==> run K <==
==> flow/design.v (excerpt) <==
module Hq2x #(parameter LENGTH = 16, parameter HALF_DEPTH = 1, parameter DWIDTH = HALF_DEPTH ? 11 : 23)
(
	input             clk,
	input             ce_in,
	input  [DWIDTH:0] inputpixel,
	input             mono,
	input             disable_hq2x,
	input             reset_frame,
	input             reset_line,
	input             ce_out,
	input       [1:0] read_y,
	input             hblank,
	output [DWIDTH:0] outpixel
);
Settings: LEC_CHECK=0, ABC_AREA=1, CAP_MARGIN=20, CORE_MARGIN=2, CORE_UTILIZATION=70, CTS_CLUSTER_SIZE=17, PLACE_DENSITY=0.6, SLEW_MARGIN=20; clock period 4.49 ns.
run.sh (not shown) runs the stock make flow with config.mk's settings and CLKGATE_MAP_FILE=.
==> run X: changes against run K <==
CAP_MARGIN = 5   (was 20)
CORE_UTILIZATION = 72   (was 70)
CTS_CLUSTER_DIAMETER = 28   (was default)
CTS_CLUSTER_SIZE = 82   (was 17)
PLACE_DENSITY = default   (was 0.6)
PLACE_DENSITY_LB_ADDON = 0.2   (was default)
SETUP_SLACK_MARGIN = 1.13   (was default)
==> flow/constraint.sdc (replaced) <==
create_clock -name core_clock -period 3.8 [get_ports {clk}]
set_input_delay 0.7600 -clock core_clock [delete_from_list [all_inputs] [get_ports {clk}]]
set_output_delay 0.7600 -clock core_clock [all_outputs]
set_load 0.01 [all_outputs]
==> run E: changes against run K <==
ABC_AREA = default   (was 1)
CORE_UTILIZATION = 52   (was 70)
CTS_CLUSTER_SIZE = default   (was 17)
==> flow/constraint.sdc (replaced) <==
create_clock -name core_clock -period 7.21 [get_ports {clk}]
set_input_delay 1.4420 -clock core_clock [delete_from_list [all_inputs] [get_ports {clk}]]
set_output_delay 1.4420 -clock core_clock [all_outputs]
set_load 0.01 [all_outputs]
==> run Z: changes against run K <==
ABC_AREA = default   (was 1)
CORE_UTILIZATION = 67   (was 70)
CTS_CLUSTER_SIZE = default   (was 17)
PLACE_DENSITY = default   (was 0.6)
==> flow/constraint.sdc (replaced) <==
create_clock -name core_clock -period 4.01 [get_ports {clk}]
set_input_delay 0.8020 -clock core_clock [delete_from_list [all_inputs] [get_ports {clk}]]
set_output_delay 0.8020 -clock core_clock [all_outputs]
set_load 0.01 [all_outputs]
==> run_results.csv <==
group,metric,value,unit
run_status,status,"failed layout checks",
run_status,failed_checks,"negative setup slack",
worst_hold_path,hold_class,"in2reg",
power_and_ir_drop,power_drawn_by_the_combinational_cells,0.0237,W
final_layout,nNonClkBuffers,1040,
placement,post-dp-hpwl,185,mm
die,core,0.181,mm²
final_timing,postLayoutSetupSlackWorst,-1.93,ns
final_layout,clock_cell_area_share,6.36,%
final_timing,final-setup-viol-count,75,
final_layout,final_cells,10500,
synth,yosys_cells,6951,
global_routing,grt_start_max_net_pins,120,
final_timing,slew_viol_final,0,
# the run above: run Z

==> run_results.csv <==
group,metric,value,unit
run_status,status,"did not finish",
run_status,failing_step,"5_1_grt",
run_status,flow.first_error,"[ERROR GRT-0229] Vertical edge usage exceeds the maximum allowed. (10, 33) usage=65535 limit=2200",
placement,post-dp-hpwl,214,mm
synth,yosys.stat.chipArea,0.124,mm²
synth,post_synth_instance_area,0.124,mm²
synth,synth-seq-area-share,67.4,%
synth,yosys_cells,10400,
die,core,0.171,mm²
die,io-pin-count,34,
synth,synth-main-ff-cell,"edfxtp_1",
synth,simple_gate_fraction_of_synth_area,9.95,%
synth,mappedNetlistNets,10800,
synth,async_reset_ff_share,0,%
# the run above: run X

==> run_results.csv <==
group,metric,value,unit
synth,yosys_cells,6951,
synth,yosysMostFrequentCell,"edfxtp_1",
global_routing,grt_start_max_net_pins,176,
run_status,status,"no timing/DRC/antenna violations",
final_timing,final-setup-viol-count,0,
final_layout,nNonClkBuffers,200,
final_layout,final_cells,10500,
die,core,0.233,mm²
worst_hold_path,hold_class,"reg2reg",
final_timing,slew_viol_final,0,
final_timing,postLayoutSetupSlackWorst,0.415,ns
global_routing,grt-ovfl-total,0,
power_and_ir_drop,comb_power_share,21.1,%
placement,post-dp-hpwl,179,mm
# the run above: run E

==> run_results.csv <==
group,metric,value,unit
run_status,failed_checks,"negative setup slack",
final_timing,postLayoutSetupSlackWorst,-1.15,ns
run_status,status,"failed layout checks",
power_and_ir_drop,power_drawn_by_the_combinational_cells,0.0254,W
final_layout,clock_cell_area_share,6.15,%
final_timing,final-setup-viol-count,75,
final_layout,final_cells,13700,
# the run above: run K


* * *

==> run a <==
Starting RTL as in the previous note.
clock: 7.21 ns
lec_check: 0
cap_margin: 20
core_margin: 2
core_utilization: 45
place_density: 0.6
setup_slack_margin: -0.24
slew_margin: 20
==> run b: changes against run a <==
--- a/flow/config.mk
+++ b/flow/config.mk
@@ -9,5 +9,7 @@
 export CORE_MARGIN = 2
-export CORE_UTILIZATION = 45
-export PLACE_DENSITY = 0.6
-export SETUP_SLACK_MARGIN = -0.24
+export CORE_UTILIZATION = 24
+export CTS_CLUSTER_DIAMETER = 62
+export MAX_ROUTING_LAYER = met4
+export SETUP_SLACK_MARGIN = 1.64
 export SLEW_MARGIN = 20
+export TNS_END_PERCENT = 10
==> flow/constraint.sdc (replaced) <==
create_clock -name core_clock -period 8.0 [get_ports {clk}]
set_input_delay 1.6000 -clock core_clock [delete_from_list [all_inputs] [get_ports {clk}]]
set_output_delay 1.6000 -clock core_clock [all_outputs]
set_load 0.01 [all_outputs]
==> qor summary <==
quantity                                                         run b          run a
Net Sw Frac                                                     28.49%         27.98%
Setup slack on the worst flop-to-flop path                     1.82 ns        0.25 ns
Violation tally from detailed-route iteration zero                6988           6420
First element of the critical path                  blender.df_rule[0]  blender.op[2]
Worst Skew                                                  0.07839 ns     0.06518 ns
Total routing usage reported by global routing                  11.80%         21.09%
Crit path DAT                                                  6.77 ns        7.71 ns
Run status                            no timing/DRC/antenna violations  no timing/DRC/antenna violations
Late-Pin Clk Latency                                           0.95 ns        0.91 ns
Worst IR drop on VDD                                       0.0002238 V    0.0002645 V
Power attributed to the clock group                            13.4 mW        15.1 mW
Total of fill cells in the finished design                       49870          21770
Global routing met3 resource utilization                        1.567%         2.833%
Number of nets at the end of the flow                             7580           7544
Worst hold endpoint                                     blender.i1[13]  wrout_addr[0]
Highest net fanout along the worst path                             12             33
Fp util                                                         24.11%         45.14%
Period utilization                                              77.27%         96.48%

* * *

==> zinc: inputs <==
Starting RTL as in the previous note.
Settings: LEC_CHECK=0, CAP_MARGIN=0, CORE_MARGIN=2, CORE_UTILIZATION=56, CTS_CLUSTER_DIAMETER=260, GPL_ROUTABILITY_DRIVEN=0, MIN_ROUTING_LAYER=met2, PLACE_DENSITY=0.68, SLEW_MARGIN=20; clock period 6.98 ns.
==> inputs of violet, as changes to zinc <==
- CAP_MARGIN: 0 -> 40
- CORE_UTILIZATION: 56 -> 72
- CTS_CLUSTER_DIAMETER: 260 -> not set
- GPL_ROUTABILITY_DRIVEN: 0 -> not set
- MIN_ROUTING_LAYER: met2 -> not set
- PLACE_DENSITY: 0.68 -> 0.6
- SETUP_SLACK_MARGIN: not set -> -0.27
==> flow/constraint.sdc (replaced) <==
create_clock -name core_clock -period 5.54 [get_ports {clk}]
set_input_delay 1.1080 -clock core_clock [delete_from_list [all_inputs] [get_ports {clk}]]
set_output_delay 1.1080 -clock core_clock [all_outputs]
set_load 0.01 [all_outputs]
==> comparison <==
Of zinc and violet, violet has the higher final area (gap about 4.6%, measured against violet). Against violet, the total power of zinc is smaller by 28%. zinc ran to the end with no violations. violet completed and failed the layout checks on negative setup slack. Sequential power: zinc is smaller than violet (about 20%). In zinc the global-route usage is lower than in violet, by 2.9 points. In violet the die area is smaller than in zinc, by 22%. In violet the cell count is smaller than in zinc, by 0.97%.

* * *

==> inputs of try-tundra <==
Starting RTL as in the previous note.
export LEC_CHECK = 0
export ABC_AREA = 1
export CAP_MARGIN = 20
export CORE_ASPECT_RATIO = 1.32
export CORE_MARGIN = 2
export CORE_UTILIZATION = 72
export CTS_CLUSTER_DIAMETER = 258
export CTS_CLUSTER_SIZE = 10
export PLACE_DENSITY = 0.4
export SETUP_SLACK_MARGIN = 0.52
export SLEW_MARGIN = 40
create_clock -name core_clock -period 4.01 [get_ports {clk}]
==> inputs of try-juniper, as changes to try-tundra <==
==> flow/config.mk (replaced) <==
export PLATFORM = sky130hd
export DESIGN_NAME = Hq2x
export DESIGN_NICKNAME = Hq2x
export VERILOG_FILES = /design/flow/design.v
export SDC_FILE = /design/flow/constraint.sdc
export NUM_CORES = 4
export LEC_CHECK = 0
export CAP_MARGIN = 20
export CORE_MARGIN = 2
export CORE_UTILIZATION = 45
export GPL_ROUTABILITY_DRIVEN = 0
export MAX_ROUTING_LAYER = met4
export PLACE_DENSITY = 0.6
export SLEW_MARGIN = 20
==> flow/constraint.sdc (replaced) <==
create_clock -name core_clock -period 8.0 [get_ports {clk}]
set_input_delay 1.6000 -clock core_clock [delete_from_list [all_inputs] [get_ports {clk}]]
set_output_delay 1.6000 -clock core_clock [all_outputs]
set_load 0.01 [all_outputs]
==> inputs of try-onyx, as changes to try-tundra <==
==> flow/config.mk (replaced) <==
export PLATFORM = sky130hd
export DESIGN_NAME = Hq2x
export DESIGN_NICKNAME = Hq2x
export VERILOG_FILES = /design/flow/design.v
export SDC_FILE = /design/flow/constraint.sdc
export NUM_CORES = 4
export LEC_CHECK = 0
export ABC_AREA = 1
export CAP_MARGIN = 0
export CORE_MARGIN = 2
export CORE_UTILIZATION = 72
export CTS_CLUSTER_SIZE = 10
export PLACE_DENSITY_LB_ADDON = 0.09
export SLEW_MARGIN = 20
==> flow/constraint.sdc (replaced) <==
create_clock -name core_clock -period 4.69 [get_ports {clk}]
set_input_delay 0.9380 -clock core_clock [delete_from_list [all_inputs] [get_ports {clk}]]
set_output_delay 0.9380 -clock core_clock [all_outputs]
set_load 0.01 [all_outputs]
==> impl_metrics.env <==
# physical design summary
export IMPL_status="complete, but fails checks"
export IMPL_setup_viol=75
export IMPL_ys_chip_area_sq_um=123800
export IMPL_fin_ws_ns=-1.613
export IMPL_crit_buf_inv=7
export IMPL_so_faults="setup timing"
export IMPL_clkSlewWorstSetupHoldPaths_ns=0.06
export IMPL_busiest_layer="met2"
export IMPL_die_h_microns=480.3
export IMPL_fin_crit_ns=5.623
export IMPL_fill_cells=7253
export IMPL_vias=95360
export IMPL_whs_ns=0.3211
export IMPL_path_common_cell="a21oi_2"
export IMPL_cts_buffers=330
# the run above: try-tundra

==> impl_metrics.env <==
# physical design summary
export IMPL_status="no timing/DRC/antenna violations"
export IMPL_fin_ws_ns=1.099
export IMPL_crit_buf_inv=2
export IMPL_busiest_layer="met1"
export IMPL_setup_viol=0
export IMPL_ys_sh_aoi=0.04901
export IMPL_ys_sh_xor=0.01459
export IMPL_cts_buffers=298
export IMPL_totalPowerFinal_w=0.03953
export IMPL_worstHoldStart="waddr[4]$_DFFE_PP_"
export IMPL_fill_cells=21771
export IMPL_yosys_cells=6951
export IMPL_ys_seq_share=0.6844
export IMPL_die_h_microns=524.5
export IMPL_vias=63589
export IMPL_clkCellAreaFrac=0.07183
export IMPL_path_common_cell="a21oi_1"
export IMPL_fin_crit_ns=6.901
export IMPL_grtUsageMet3=0.02805
export IMPL_tightest_slew_ns=1.160
export IMPL_ys_chip_area_sq_um=121900
# the run above: try-juniper

==> impl_metrics.env <==
# physical design summary
export IMPL_status="complete, but fails checks"
export IMPL_so_faults="setup timing"
export IMPL_hold_path_end="nextpatt[2]$_DFFE_PP_"
export IMPL_busiest_layer="met2"
export IMPL_place_gp_congestion=0.9533
export IMPL_fill_cells=7940
export IMPL_crit_buf_inv=6
export IMPL_die_h_microns=418.6
export IMPL_path_common_cell="nand2_1"
export IMPL_whs_ns=0.3772
export IMPL_clkSlewWorstSetupHoldPaths_ns=0.05
export IMPL_vias=91919
export IMPL_setup_viol=75
export IMPL_pg_clk_w=0.0229
export IMPL_fin_ws_ns=-0.9302
export IMPL_ys_chip_area_sq_um=123800
# the run above: try-onyx

Power figures rest on the tool's default switching activity, not on a simulated workload.
